==> inputs of build 57 <==
==> flow/design.v <==
module TM_ALU (
    input  wire        clk,
    input  wire        reset,
    input  wire [7:0]  AvgTxLen,
    input  wire [7:0]  InstExed,
    input  wire [7:0]  CurTxLen,
    output wire [7:0]  AvgTxLen_new,
    output wire [7:0]  InstExed_new
);
    reg [15:0] mac_result;  
    reg [7:0]  inc_result;
    reg [15:0] mac_reg;     
    reg [7:0]  inc_reg;      
    reg [7:0]  AvgTxLen_reg;  
    always @(posedge clk) begin
        if (reset) begin
            mac_reg      <= 0;
            inc_reg      <= 0;
            AvgTxLen_reg <= 0;
        end else begin
            mac_result     <= AvgTxLen * InstExed;
            mac_reg      <= mac_result + CurTxLen;
            inc_result     <= InstExed + 1;
            inc_reg      <= inc_result;
            AvgTxLen_reg <= AvgTxLen;  
        end
    end
    reg [7:0] AvgTxLen_new_reg;
    always @(posedge clk) begin
        if (reset) begin
            AvgTxLen_new_reg <= 0;
        end else begin
            if (inc_reg == 0) begin  
                AvgTxLen_new_reg <= 0;
            end else begin
                AvgTxLen_new_reg <= mac_reg / inc_reg;
            end
        end
    end
    assign AvgTxLen_new  = AvgTxLen_new_reg;
    assign InstExed_new = (reset) ? 8'b0 : AvgTxLen_reg;  
endmodule
==> flow/run.sh <==
#!/bin/bash
# the make line also repeats each setting of config.mk as NAME=value (left out here)
make -C /OpenROAD-flow-scripts/flow DESIGN_CONFIG=/design/flow/config.mk WORK_HOME=/design/flow/orfs CLKGATE_MAP_FILE= finish
==> flow/config.mk <==
export PLATFORM = sky130hd
export DESIGN_NAME = TM_ALU
export DESIGN_NICKNAME = TM_ALU
export VERILOG_FILES = /design/flow/design.v
export SDC_FILE = /design/flow/constraint.sdc
export NUM_CORES = 4
export LEC_CHECK = 0
export ABC_AREA = 1
export CAP_MARGIN = 35
export CORE_ASPECT_RATIO = 0.64
export CORE_MARGIN = 3
export CORE_UTILIZATION = 57
export CTS_CLUSTER_DIAMETER = 119
export CTS_CLUSTER_SIZE = 96
export HOLD_SLACK_MARGIN = 0.01
export PLACE_DENSITY_LB_ADDON = 0.09
export SLEW_MARGIN = 30
export TNS_END_PERCENT = 95
==> flow/constraint.sdc <==
create_clock -name core_clock -period 25.7 [get_ports {clk}]
set_input_delay 5.1400 -clock core_clock [delete_from_list [all_inputs] [get_ports {clk}]]
set_output_delay 5.1400 -clock core_clock [all_outputs]
set_load 0.01 [all_outputs]
==> trial 95: changes against build 57 <==
==> flow/config.mk (replaced) <==
export PLATFORM = sky130hd
export DESIGN_NAME = TM_ALU
export DESIGN_NICKNAME = TM_ALU
export VERILOG_FILES = /design/flow/design.v
export SDC_FILE = /design/flow/constraint.sdc
export NUM_CORES = 4
export LEC_CHECK = 0
export ABC_AREA = 1
export CAP_MARGIN = 20
export CORE_MARGIN = 2
export CORE_UTILIZATION = 72
export CTS_CLUSTER_DIAMETER = 365
export CTS_CLUSTER_SIZE = 96
export SLEW_MARGIN = 20
export TNS_END_PERCENT = 10
==> flow/constraint.sdc (replaced) <==
create_clock -name core_clock -period 18.4 [get_ports {clk}]
set_input_delay 3.6800 -clock core_clock [delete_from_list [all_inputs] [get_ports {clk}]]
set_output_delay 3.6800 -clock core_clock [all_outputs]
set_load 0.01 [all_outputs]
==> results <==
|  | build 57 | trial 95 |
|---|---|---|
| Std-Cell Rows | 37 | 42 |
| Placed wire-length estimate after detailed placement | 19.31 mm | 29.15 mm |
| Yosys Instances | 1467 | 1467 |
| Routability Congestion | 0.9154 | 0.8866 |
| Adder and majority gate portion of the synthesized area | 0.2580 | 0.2580 |
| Vertical extent of the die | 111.7 um | 121.6 um |
| Area after detailed placement | 10840 um2 | 12780 um2 |
| Netlist area before placement | 9953 um2 | 9953 um2 |
| Most instantiated flip-flop cell in the synthesis netlist | sky130_fd_sc_hd__dfxtp_1 | sky130_fd_sc_hd__dfxtp_1 |
| Area of the core | 16570 um2 | 13350 um2 |
| Area fraction in compound gates | 0.1138 | 0.1138 |
| Chip width | 171.2 um | 121.6 um |
| Die Size | 19120 um2 | 14780 um2 |
| Number of I/O port buffers | 41 | 41 |
| Mean instance size in the synthesized netlist | 6.785 um2 | 6.785 um2 |
| Cells after DPL | 1730 | 1939 |
| Status | timing/DRC/antenna clean | aborted with a tool error |
| Last stage reached | - | 4_1_cts |
| Core Density at Floorplan | 0.6006 | 0.7457 |
| Worst setup slack after placement | -0.1684 ns | -7.420 ns |
| Number of instances in the synthesized netlist | 1467 | 1467 |

* * *

==> inputs of run M <==
Starts from the design.v that is shown in full above.
make LEC_CHECK=0 ABC_AREA=1 CAP_MARGIN=20 CORE_MARGIN=2 CORE_UTILIZATION=70 SLEW_MARGIN=20 finish   # period 14.3 ns
run.sh (not shown) runs the stock make flow with config.mk's settings and CLKGATE_MAP_FILE=.
==> run H (differences from run M) <==
--- a/flow/config.mk
+++ b/flow/config.mk
@@ -9,4 +9,7 @@
 export CAP_MARGIN = 20
 export CORE_MARGIN = 2
-export CORE_UTILIZATION = 70
+export CORE_UTILIZATION = 72
+export CTS_CLUSTER_DIAMETER = 191
+export PLACE_DENSITY = 0.65
+export SETUP_SLACK_MARGIN = -2.0
 export SLEW_MARGIN = 20
==> flow/constraint.sdc (replaced) <==
create_clock -name core_clock -period 23.6 [get_ports {clk}]
set_input_delay 4.7200 -clock core_clock [delete_from_list [all_inputs] [get_ports {clk}]]
set_output_delay 4.7200 -clock core_clock [all_outputs]
set_load 0.01 [all_outputs]
==> run R (differences from run M) <==
--- a/flow/config.mk
+++ b/flow/config.mk
@@ -6,7 +6,8 @@
 export NUM_CORES = 4
 export LEC_CHECK = 0
-export ABC_AREA = 1
 export CAP_MARGIN = 20
 export CORE_MARGIN = 2
-export CORE_UTILIZATION = 70
+export CORE_UTILIZATION = 65
+export CTS_CLUSTER_DIAMETER = 354
+export SETUP_SLACK_MARGIN = -1.24
 export SLEW_MARGIN = 20
==> flow/constraint.sdc (replaced) <==
create_clock -name core_clock -period 16.3 [get_ports {clk}]
set_input_delay 3.2600 -clock core_clock [delete_from_list [all_inputs] [get_ports {clk}]]
set_output_delay 3.2600 -clock core_clock [all_outputs]
set_load 0.01 [all_outputs]
==> run Y (differences from run M) <==
--- a/flow/config.mk
+++ b/flow/config.mk
@@ -9,4 +9,4 @@
 export CAP_MARGIN = 20
 export CORE_MARGIN = 2
-export CORE_UTILIZATION = 70
+export CORE_UTILIZATION = 72
 export SLEW_MARGIN = 20
==> flow/constraint.sdc (replaced) <==
create_clock -name core_clock -period 43.8 [get_ports {clk}]
set_input_delay 8.7600 -clock core_clock [delete_from_list [all_inputs] [get_ports {clk}]]
set_output_delay 8.7600 -clock core_clock [all_outputs]
set_load 0.01 [all_outputs]
==> CHANGELOG.md <==
## Flow update

- Status: timing/DRC/antenna clean
- Die span in y: 122 um
- Synth Area in Compound Gates: a little under an eighth
- Placed Cells: ~1600
- Placed inst area: 10400 um2
- Die W: around 120 um
- Post-synthesis cell area: ~10000 um2
- Count of different cell masters after synthesis: roughly 54
- Yosys top cell area share: a little under a fifth
- Mux frac, synth: 0%
That was run Y.
==> CHANGELOG.md <==
### Implementation results

- Status: did not finish
- Step where the flow halted: clock tree synthesis
- Error message: [ERROR DPL-0038] Utilization greater than 100%, impossible to legalize
- Yosys top cell area share: a little under a fifth
- Die span in y: 126 um
- Synth Area in Compound Gates: a little over a fifth
- Mux frac, synth: roughly 4.6%
- Post-synthesis cell area: 9680 um2
- Placed Cells: 1649
That was run R.
==> CHANGELOG.md <==
### Implementation results

- Die span in y: 123 um
- Synth Area in Compound Gates: 11.4%
- Status: did not finish
- Die W: about 120 um
- Yosys top cell area share: 18.4%
- Post-synthesis cell area: 9950 um2
- Placed inst area: 12900 um2
- Placed Cells: 1947
- Step where the flow halted: clock tree synthesis
- Error message: [ERROR DPL-0038] Utilization greater than 100%, impossible to legalize
- Count of different cell masters after synthesis: 54
That was run M.
==> CHANGELOG.md <==
### Implementation results

- DP Worst Slack: -3.29 ns
- Status: did not finish
- Mux frac, synth: 0%
- Count of different cell masters after synthesis: 54
- Synth Area in Compound Gates: 11.4%
- Error message: [ERROR DPL-0038] Utilization greater than 100%, impossible to legalize
- Yosys top cell area share: between 10% and 20%
- Step where the flow halted: clock tree synthesis
- Die span in y: 122 um
- Post-synthesis cell area: around 10000 um2
- Core box area: 13300 um2
That was run H.

* * *

==> inputs of 01-04 <==
Starts from the design.v that is shown in full above.
Settings: LEC_CHECK=0, CAP_MARGIN=20, CORE_MARGIN=2, CORE_UTILIZATION=58, SLEW_MARGIN=20; clock period 16.2 ns.
==> 05-20: changes against 01-04 <==
Settings changed: ABC_AREA set to 1, CORE_MARGIN 2 to 5, CORE_UTILIZATION 58 to 67, CTS_CLUSTER_DIAMETER set to 333, HOLD_SLACK_MARGIN set to 0.06, SETUP_SLACK_MARGIN set to -2.0.
==> flow/constraint.sdc (replaced) <==
create_clock -name core_clock -period 30.0 [get_ports {clk}]
set_input_delay 6.0000 -clock core_clock [delete_from_list [all_inputs] [get_ports {clk}]]
set_output_delay 6.0000 -clock core_clock [all_outputs]
set_load 0.01 [all_outputs]
==> comparison table <==
Number of standard cells after synthesis: 01-04 1161; 05-20 1467
Xor/xnor share of the synthesized area: 01-04 0.0561; 05-20 0.0607
Core area: 01-04 16500 um2; 05-20 14500 um2
Share of cell area taken by muxes after synthesis: 01-04 0.0460; 05-20 0
Synthesized-area fraction occupied by adder cells: 01-04 0.266; 05-20 0.258
Outcome: 01-04 aborted with a tool error; 05-20 complete, no violations
Failing step: 01-04 global routing; 05-20 -
Placed cell area: 01-04 12900 um2; 05-20 10500 um2
Fraction of the mapped netlist area in compound gates: 01-04 0.211; 05-20 0.114
Ys cells: 01-04 1161; 05-20 1467
Worst slack at placement: 01-04 -10810 ps; 05-20 1610 ps
Row cnt: 01-04 47; 05-20 44
Mean Syn Cell Area: 01-04 8.34 um2; 05-20 6.78 um2
Number of nets produced by synthesis: 01-04 1370; 05-20 1676
Placed wire-length estimate after detailed placement: 01-04 22500 um; 05-20 17200 um
Number of resized instances in the post-cts repair step: 01-04 73; 05-20 0
Most frequently used cell type in the post-synthesis netlist: 01-04 ha_1; 05-20 nand2_1
Distinct lib cells used: 01-04 86; 05-20 54
Area enclosed by the die boundary: 01-04 17700 um2; 05-20 17400 um2
Share of the synthesized area in the top cell type: 01-04 0.189; 05-20 0.184
Cell total after placement: 01-04 1686; 05-20 1653
Sequential area share after synthesis: 01-04 0.157; 05-20 0.153
Horizontal die size: 01-04 133 um; 05-20 132 um
Final weighted congestion in routability-driven placement: 01-04 0.908; 05-20 0.891
Die height: 01-04 133 um; 05-20 132 um
Mapped Area: 01-04 9680 um2; 05-20 9950 um2
Total cell area reported by yosys after synthesis: 01-04 9680 um2; 05-20 9950 um2
